== north ==
==> flow/design.v (excerpt) <==
module pwm_hw(
input clk,      			 
input reset,  			     
input red,                   
input green,                 
input blue,                  
output [19:0] Red_High_HW,   
output [19:0] Red_Low_HW,    
output [19:0] Green_High_HW, 
output [19:0] Green_Low_HW,  
output [19:0] Blue_High_HW,  
output [19:0] Blue_Low_HW    
             );
For scale: about 910 cells after synthesis, ~180 flip-flops, ~130 I/O pins, about 0.0071 sq mm of cells after synthesis.
Settings: LEC_CHECK=0, ABC_AREA=1, CAP_MARGIN=20, CORE_MARGIN=2, CORE_UTILIZATION=72, CTS_CLUSTER_DIAMETER=268, CTS_CLUSTER_SIZE=95, PLACE_DENSITY=0.4, SETUP_SLACK_MARGIN=-0.12, SLEW_MARGIN=20; clock period 1.37 ns.
run.sh (not shown) runs the stock make flow with config.mk's settings and CLKGATE_MAP_FILE=.
north terminated abnormally: global routing (5_1_grt) reported GRT-0116.
Setup changes, north to south
- a deleted ABC_AREA that had been 1
- a deleted SETUP_SLACK_MARGIN that had been -0.12
- a change of CTS_CLUSTER_DIAMETER from 268 to 363
- a deleted PLACE_DENSITY that had been 0.4
- a change of CTS_CLUSTER_SIZE from 95 to 33
- a change of the clock period (ns, I/O delays scaled along) from 1.37 to 1.69
==> results <==
- south did not make it past clock tree synthesis (4_1_cts), where a tool error ended it.
- What north reported for post-DP HPWL has to be multiplied by 1.06 to get the figure for south.
- Diff north -> south: number of I/O port buffers roughly the same, cell count after synthesis lower, sequential element share of the synthesized area lower, area share of and-or/or-and cells after synthesis lower.
> inputs changed (south -> east)
- CTS_CLUSTER_SIZE removed (was 33)
- PLACE_DENSITY_LB_ADDON newly set to 0.0
- CTS_CLUSTER_DIAMETER changed from 363 to 94
- SETUP_SLACK_MARGIN newly set to 0.38
- the clock period (ns, I/O delays scaled along) changed from 1.69 to 1.32
### Flow results
As far as number of rows in the core area goes, east and south are indistinguishable; the numbers are identical. There was hardly any difference in area fraction in and, or, nand and nor cells between east and south. Summary of east over south: floorplan die area ~0 delta, height of the die now sits at about the same level, synthesized-area fraction occupied by xor and xnor cells about even, share of the yosys chip area belonging to registers did not really move, area of the mapped netlist ~0 delta. Comparing south against east, there is no change at all in starting utilization of the core area. east: it failed during global placement (3_3_place_gp), and the tool reported FLW-0024. ~same instance tally after logic synthesis in south and east.
--- input diff east..west ---
- CTS_CLUSTER_DIAMETER no longer set, was 94
- SETUP_SLACK_MARGIN no longer set, was 0.38
- CORE_UTILIZATION now 58, was 72
- CTS_CLUSTER_SIZE now 40, previously not set
- PLACE_DENSITY_LB_ADDON no longer set, was 0.0
- the clock period (ns, I/O delays scaled along) now 0.992, was 1.32
==> results <==
Seen in the log of west: DPL-0038 during clock tree synthesis (4_1_cts), after which the run never completed.
Standard cell core area (west vs. east) increases by more than 10%
Diff west..east | adder-cell area share of the yosys netlist | unchanged
Comparing west against east, there is no change at all in area share of and-or/or-and cells after synthesis.
Going from east to west, the die area was enlarged.
--- input diff west..middle ---
- PLACE_DENSITY newly set to 0.6
- CORE_UTILIZATION changed from 58 to 72
- SETUP_SLACK_MARGIN newly set to 0.45
- CTS_CLUSTER_SIZE removed (was 40)
- the clock period (ns, I/O delays scaled along) changed from 0.992 to 1.55
==> results <==
- middle did not finish: a tool error stopped it during clock tree synthesis (4_1_cts).
- west did not run to completion, as it errored out during clock tree synthesis (4_1_cts).
- The pre-CTS setup slack in middle sits 380 ps above the value recorded for west.
- Going from west to middle, the die area was shrunk.
- On die height, the lower figure sits with middle, not west.


pwm_hw again, from the RTL that the note above started with.
==> flow/config.mk <==
export PLATFORM = sky130hd
export DESIGN_NAME = pwm_hw
export DESIGN_NICKNAME = pwm_hw
export VERILOG_FILES = /design/flow/design.v
export SDC_FILE = /design/flow/constraint.sdc
export NUM_CORES = 4
export LEC_CHECK = 0
export CAP_MARGIN = 20
export CORE_MARGIN = 2
export CORE_UTILIZATION = 40
export CTS_CLUSTER_SIZE = 34
export MAX_ROUTING_LAYER = met4
export PLACE_DENSITY = 0.6
export SLEW_MARGIN = 20
==> flow/constraint.sdc <==
create_clock -name core_clock -period 2.41 [get_ports {clk}]
set_input_delay 0.4820 -clock core_clock [delete_from_list [all_inputs] [get_ports {clk}]]
set_output_delay 0.4820 -clock core_clock [all_outputs]
set_load 0.01 [all_outputs]
The baseline produced a clean layout.
Rerun with:
CORE_UTILIZATION = 64   (was 40)
CTS_CLUSTER_SIZE = default   (was 34)
MAX_ROUTING_LAYER = default   (was met4)
clock period = 1.55 ns   (was 2.41 ns; I/O delays follow)
Outcome: The changed run ran to the end with violations: setup timing; die area decreases by 37%; non-clock buffer count grows by 64; clock-buffer cell count came out higher by 4; worst setup slack got worse by 570 ps.


## run 1
The RTL this note starts from:
==> flow/design.v <==
module pwm_hw(
input clk,      			 
input reset,  			     
input red,                   
input green,                 
input blue,                  
output [19:0] Red_High_HW,   
output [19:0] Red_Low_HW,    
output [19:0] Green_High_HW, 
output [19:0] Green_Low_HW,  
output [19:0] Blue_High_HW,  
output [19:0] Blue_Low_HW    
             );
HW_PWM Red(.clk(clk),.reset(reset),.Colour_input(red),.High_Count(Red_High_HW),.Low_Count(Red_Low_HW));           
HW_PWM Green(.clk(clk),.reset(reset),.Colour_input(green),.High_Count(Green_High_HW), .Low_Count(Green_Low_HW));  
HW_PWM Blue(.clk(clk),.reset(reset),.Colour_input(blue),.High_Count(Blue_High_HW), .Low_Count(Blue_Low_HW));      
endmodule
module HW_PWM(
input clk,                     
input reset,                   
input Colour_input,            
output reg [19:0] High_Count,  
output reg [19:0] Low_Count    
            );
reg PrevPwm;                   
reg [19:0]Count;               
always@(posedge clk)
begin
if (!reset)                    
    begin
	Count<=20'b0;
	High_Count<=20'b0;
	Low_Count<=20'b0;          
	PrevPwm<=1'b0;
	end
else if(Colour_input==1)       
   begin
	if(PrevPwm!=Colour_input)  
		begin
 		Low_Count<=Count;      
		PrevPwm<=1'b1;         
		Count<=20'b0;          
		end
	else
		begin                  
		Count<=Count+1'b1;     
		end
  end
else if(Colour_input==0)       
	begin
	if(PrevPwm!=Colour_input)  
		begin
		High_Count<=Count;     
		PrevPwm<=Colour_input; 
		Count<=20'b0;          
		end
else
     begin                     
     Count<=Count+1'b1;        
     end     
end
end			
endmodule			
make LEC_CHECK=0 CAP_MARGIN=20 CORE_MARGIN=2 CORE_UTILIZATION=72 CTS_CLUSTER_DIAMETER=94 CTS_CLUSTER_SIZE=100 PLACE_DENSITY_LB_ADDON=0.05 SETUP_SLACK_MARGIN=0.38 SLEW_MARGIN=20 finish   # period 1.32 ns
Run 1 got as far as global placement (3_3_place_gp), where a tool error ended the run.
## Diff of input files: run 2 against run 1
- a deleted PLACE_DENSITY_LB_ADDON that had been 0.05
- an added PLACE_DENSITY of 0.6
- a deleted CTS_CLUSTER_DIAMETER that had been 94
- a deleted SETUP_SLACK_MARGIN that had been 0.38
- an added HOLD_SLACK_MARGIN of -0.09
- a change of CTS_CLUSTER_SIZE from 100 to 21
- a change of the clock period (ns, I/O delays scaled along) from 1.32 to 1.55
- Run 2 got as far as clock tree synthesis (4_1_cts), where a tool error ended the run.
- Between run 2 and run 1, the Yosys chip area does not differ in any meaningful way.
- Reported for run 1 and run 2, row count turned out identical to the last digit.
- Comparing run 2 against run 1, there is no change at all in post-synthesis share of cell area spent on and-or and or-and gates.
Input changes introduced in run 3 (baseline for comparison: run 2):
- ABC_AREA now 1, previously not set
- HOLD_SLACK_MARGIN no longer set, was -0.09
- CORE_UTILIZATION now 64, was 72
- CTS_CLUSTER_SIZE no longer set, was 21
- the clock period (ns, I/O delays scaled along) now 2.43, was 1.55
==> results <==
- Both conditions hold for run 3: the flow ran to the end and the final layout passed the timing, DRC and antenna checks.
- Taking run 2 as the reference point, the initial standard-cell utilization of the core of run 3 falls by 8.8 points.
- Run 2 → run 3: post-synthesis instance area went down; area of the die increased 1000 um2; sequential-to-total area share from yosys stat picked up an extra 1.2 points.
- In run 3, the chip area from the yosys synthesis statistics came out about 2.2% below the value in run 2.
- Going from run 2 to run 3, the core area was found to have gone up by 1100 um2.
[inputs] run 4 vs run 3
- ABC_AREA no longer set, was 1
- CORE_UTILIZATION now 33, was 64
- the clock period (ns, I/O delays scaled along) now 1.79, was 2.43
==> results <==
Compared with run 3, in run 4 cell area saw an increase, post-synthesis chip area from yosys saw an increase, number of cells in Yosys stat fell about 23%, sequential cell area fraction in the yosys report moved down, global-route wire length before repair decreased by 12% relative to the old numbers.
In the reports for run 4 and run 3, the larger routed length on met2 belongs to run 3.
Run 4: sequential power about 24% above run 3
Power is estimated from default activity; no workload was simulated.
